## lcd_driver_top
module lcd_driver_top (
    input  wire clk,
    input  wire rst_n,
    output wire lcd_resetn,
    output wire lcd_cs,
    output wire lcd_dc,
    output wire lcd_sclk,
    output wire lcd_sda
);
==> flow/config.mk <==
export PLATFORM = sky130hd
export DESIGN_NAME = lcd_driver_top
export DESIGN_NICKNAME = lcd_driver_top
export VERILOG_FILES = /design/flow/design.v
export SDC_FILE = /design/flow/constraint.sdc
export NUM_CORES = 4
export LEC_CHECK = 0
export CAP_MARGIN = 20
export CELL_PAD_IN_SITES_DETAIL_PLACEMENT = 2
export CELL_PAD_IN_SITES_GLOBAL_PLACEMENT = 1
export CORE_ASPECT_RATIO = 0.98
export CORE_MARGIN = 2
export CORE_UTILIZATION = 40
export HOLD_SLACK_MARGIN = 0.09
export MAX_ROUTING_LAYER = met4
export MIN_ROUTING_LAYER = met2
export SLEW_MARGIN = 20
export TNS_END_PERCENT = 40
==> flow/constraint.sdc <==
create_clock -name core_clock -period 2.87 [get_ports {clk}]
set_input_delay 0.5740 -clock core_clock [delete_from_list [all_inputs] [get_ports {clk}]]
set_output_delay 0.5740 -clock core_clock [all_outputs]
set_load 0.01 [all_outputs]
run.sh (not shown) runs the stock make flow with config.mk's settings and CLKGATE_MAP_FILE=.
The starting point finished with timing, DRC and antenna clean.
Rerun with:
CELL_PAD_IN_SITES_DETAIL_PLACEMENT = not set   (was 2)
CELL_PAD_IN_SITES_GLOBAL_PLACEMENT = not set   (was 1)
CORE_ASPECT_RATIO = not set   (was 0.98)
CORE_UTILIZATION = 9   (was 40)
HOLD_SLACK_MARGIN = not set   (was 0.09)
MAX_ROUTING_LAYER = not set   (was met4)
MIN_ROUTING_LAYER = not set   (was met2)
TNS_END_PERCENT = not set   (was 40)
clock period = 10.7 ns   (was 2.87 ns; I/O delays follow)
Effect: The changed run finished with timing, DRC and antenna clean. Design area is higher by 5.2%. Global-route usage is lower by 36 points. Final cell count is higher by 84%. Utilization is lower by 37 points. Routed wire length is lower by 25%. Clock power is lower by 77%.


Setup of try-harbor:
lcd_driver_top again, from the RTL that the note above started with.
clock: 3.45 ns
lec_check: 0
cap_margin: 20
cell_pad_in_sites_detail_placement: 0
cell_pad_in_sites_global_placement: 0
core_margin: 2
core_utilization: 66
cts_cluster_size: 41
gpl_routability_driven: 0
min_routing_layer: met1
setup_slack_margin: 0.83
slew_margin: 35
try-harbor: flow completed, timing, DRC and antenna clean
> inputs changed (try-harbor -> try-lagoon)
- CORE_ASPECT_RATIO newly set to 0.81
- SETUP_SLACK_MARGIN changed from 0.83 to -0.34
- CTS_CLUSTER_SIZE changed from 41 to 26
- CELL_PAD_IN_SITES_GLOBAL_PLACEMENT changed from 0 to 2
- CAP_MARGIN changed from 20 to 25
- CORE_UTILIZATION changed from 66 to 40
- MAX_ROUTING_LAYER newly set to met4
- GPL_TIMING_DRIVEN newly set to 0
- CELL_PAD_IN_SITES_DETAIL_PLACEMENT changed from 0 to 2
- CORE_MARGIN changed from 2 to 5
### Flow results
try-lagoon finished every stage; the final checks, however, were not passed, the failures being negative setup slack. Required time at the endpoint of the critical path | try-lagoon above try-harbor. try-lagoon vs try-harbor — number of buffers other than clock buffers in the final layout climbed by more than a quarter. Summary of try-lagoon over try-harbor: final clock period utilization by the worst path has increased; sequential logic power barely changed; relative slew slack moved up. Looking at busiest metal layer after global routing, the met1 result is from try-lagoon; the met2 one comes from try-harbor. Re final non-filler cell total: try-lagoon and try-harbor aren't equal, and the lower value belongs to try-harbor. try-lagoon vs try-harbor — global-route wire length before repair climbed by more than a quarter.
What try-garnet does differently from try-lagoon at the input level:
- CORE_MARGIN: 5 -> 2
- CORE_ASPECT_RATIO: 0.81 -> unset
- CAP_MARGIN: 25 -> 20
- GPL_TIMING_DRIVEN: 0 -> unset
- CELL_PAD_IN_SITES_GLOBAL_PLACEMENT: 2 -> unset
- CELL_PAD_IN_SITES_DETAIL_PLACEMENT: 2 -> unset
- MIN_ROUTING_LAYER: met1 -> unset
- GPL_ROUTABILITY_DRIVEN: 0 -> unset
- CORE_UTILIZATION: 40 -> 61
- SETUP_SLACK_MARGIN: -0.34 -> unset
- CTS_CLUSTER_SIZE: 26 -> 31
- MAX_ROUTING_LAYER: met4 -> unset
- SLEW_MARGIN: 35 -> 20
- the clock period (ns, I/O delays scaled along): 3.45 -> 5.16
--- outcome ---
- Having completed the whole flow, try-garnet delivered a layout that passed the timing, design-rule and antenna checks.
- The sum of met3 wire segment lengths after detailed routing in try-lagoon is 1.3 times that in try-garnet.
- try-garnet does better than try-lagoon on placeable core region.
- Diff try-garnet..try-lagoon | area taken by flip-flops and latches | negligible
- | global-route usage over all layers | try-garnet vs try-lagoon | 3.5 points higher |
- The total internal power of try-garnet falls short of that of try-lagoon by 0.0017 W.
- Core utilization was lower in try-lagoon than in try-garnet.
- Compared with try-lagoon, in try-garnet final critical-path setup slack now sits higher, count of clock-buffer cells in the layout dropped 3.
- The switching fraction of total power number comes out higher for try-lagoon vs try-garnet.
- After detailed routing, try-lagoon needs more wire than try-garnet.
Input changes introduced in try-zinc (baseline for comparison: try-garnet):
- clearing CTS_CLUSTER_SIZE, which used to be 31
- swapping 61 for 52 in CORE_UTILIZATION
- swapping 5.16 for 3.77 in the clock period (ns, I/O delays scaled along)
Notes after the runs:
Against try-garnet, wire length per cell after detailed routing in try-zinc fell slightly. try-garnet has lower total via count after detailed routing than try-zinc. Required time at the worst-slack endpoint: try-zinc and try-garnet compared, higher one is try-garnet. Power: try-zinc higher than try-garnet. Number of logic gates of try-garnet is on par with try-zinc. Comparing try-zinc against try-garnet, there is no change at all in count of buffers added by post-CTS timing repair for setup. try-zinc ended up with a higher wire length on met2 than try-garnet did. try-garnet ended up with fifo_inst.data[11][7]$_DFFE_PN0P_ as its capture point of the critical path; try-zinc ended up with data_source_inst.pixel_cnt[6]$_DFFE_PN0P_.


## v6
Starting RTL as in the previous note.
make LEC_CHECK=0 CAP_MARGIN=20 CELL_PAD_IN_SITES_DETAIL_PLACEMENT=0 CELL_PAD_IN_SITES_GLOBAL_PLACEMENT=0 CORE_MARGIN=2 CORE_UTILIZATION=71 CTS_CLUSTER_SIZE=41 GPL_ROUTABILITY_DRIVEN=0 MIN_ROUTING_LAYER=met1 SETUP_SLACK_MARGIN=-0.2 SLEW_MARGIN=35 finish   # period 2.34 ns
Status v6: flow complete, layout not clean - setup timing
Here is what was changed in the inputs of v7 compared with v6.
==> flow/config.mk <==
export PLATFORM = sky130hd
export DESIGN_NAME = lcd_driver_top
export DESIGN_NICKNAME = lcd_driver_top
export VERILOG_FILES = /design/flow/design.v
export SDC_FILE = /design/flow/constraint.sdc
export NUM_CORES = 4
export LEC_CHECK = 0
export CAP_MARGIN = 20
export CORE_MARGIN = 2
export CORE_UTILIZATION = 40
export SETUP_SLACK_MARGIN = 1.05
export SLEW_MARGIN = 20
==> flow/constraint.sdc <==
create_clock -name core_clock -period 3.77 [get_ports {clk}]
set_input_delay 0.7540 -clock core_clock [delete_from_list [all_inputs] [get_ports {clk}]]
set_output_delay 0.7540 -clock core_clock [all_outputs]
set_load 0.01 [all_outputs]
Results
Compared with v6, in v7 total wirelength of the detailed-routed design decreased by about 8% relative to the old numbers, share of cell area taken by multi-input logic gates increased by 1.4 points relative to the old numbers, overall routing resource usage decreased by 20 points relative to the old numbers, proportion of power drawn by combinational gates decreased by 0.2 points relative to the old numbers.
Sum of routed wire segments on met1, v7 vs v6: up by a little under 10%
v7: flow completed, timing, DRC and antenna clean
Changes observed in v7 relative to v6: utilization shrank by 39 points; static leakage shrank by 3.3%; part of the total power dissipated in the clock network grew by 2.2 points; number of design rule violations left after detail routing held steady.
v7 reports its path type of the worst min-delay path as input port to asynchronous set/reset pin while v6 reports flip-flop to flip-flop.


xenon:
lcd_driver_top again, from the RTL that the note above started with.
clock: 2.23 ns
lec_check: 0
abc_area: 1
cap_margin: 20
core_aspect_ratio: 0.5
core_margin: 2
core_utilization: 72
cts_cluster_diameter: 400
cts_cluster_size: 98
setup_slack_margin: 0.66
slew_margin: 20
Status: xenon FAILED at global routing (5_1_grt) (tool error)
diff inputs: xenon => willow
Settings: a deleted CTS_CLUSTER_DIAMETER that had been 400; a deleted CTS_CLUSTER_SIZE that had been 98; a deleted CORE_ASPECT_RATIO that had been 0.5; a deleted SETUP_SLACK_MARGIN that had been 0.66; a change of the clock period (ns, I/O delays scaled along) from 2.23 to 2.58.
Notes after the runs:
- Having completed the whole flow, willow delivered a layout that passed the timing, design-rule and antenna checks.
- Comparing willow against xenon, there is no change at all in average cell area after synthesis.
- Of xenon and willow, xenon shows the lower cell row count, with willow above it.
- Pre-placement core utilization is lower on willow
- | routability-driven placement congestion ratio | willow vs xenon | 4.6% higher |
- Summary of willow over xenon: post-CTS setup-driven buffer insertion count dropped 37; die extent in y climbed 41 µm.
- willow -> xenon: area fraction in compound gates delta 0, exact match
- Chip area, xenon and willow: smaller value in willow
- The placed cell area reported for willow is smaller than that of xenon by 260 µm².
--- input diff willow..cedar ---
Settings: CORE_UTILIZATION changed from 72 to 40; ABC_AREA removed (was 1); the clock period (ns, I/O delays scaled along) changed from 2.58 to 3.77.
## What came out
cedar vs. willow: count of multi-input gates -544, count of TritonRoute iterations in the first routing pass has decreased. Core util | cedar vs willow | cedar lower. Compared with willow, in cedar number of placement rows went up by 17, final period demand of the worst path increased 680 ps. Looking at slowest library cell on the worst path, the sky130_fd_sc_hd__or4_4 result is from cedar; the sky130_fd_sc_hd__dfrtp_1 one comes from willow.
Relative to cedar, the following input files were edited for quartz:
Settings: CTS_CLUSTER_DIAMETER now 357, previously not set; CTS_CLUSTER_SIZE now 30, previously not set; CORE_UTILIZATION now 72, was 40; ABC_AREA now 1, previously not set; the clock period (ns, I/O delays scaled along) now 2.1, was 3.77.
Results
Relative to cedar, number of hold buffers added after CTS has increased by 1 in quartz. Lower cell count after placement was reported by cedar, not quartz. quartz is listed as incomplete: the tool reported an error in global routing (5_1_grt) and the run ended there. Relative to cedar, number of placement rows has decreased by 17 in quartz. Area of the synthesized netlist per yosys stat ended up 480 µm² higher on quartz than on cedar. cedar → quartz: share of synthesized cell area in and-or and or-and compound cells shrank by 5.7 points, number of top-level pins held steady, number of standard cells after synthesis grew by 645, xor-xnor portion of the synthesized cell area shrank by 0.49 points. quartz reports a lower sequential element share of the synthesized area than cedar does. Number of enable-type register cells in the synthesized netlist came out exactly the same in cedar and quartz.
No activity file was given, so power comes from the tool's default toggle rates.
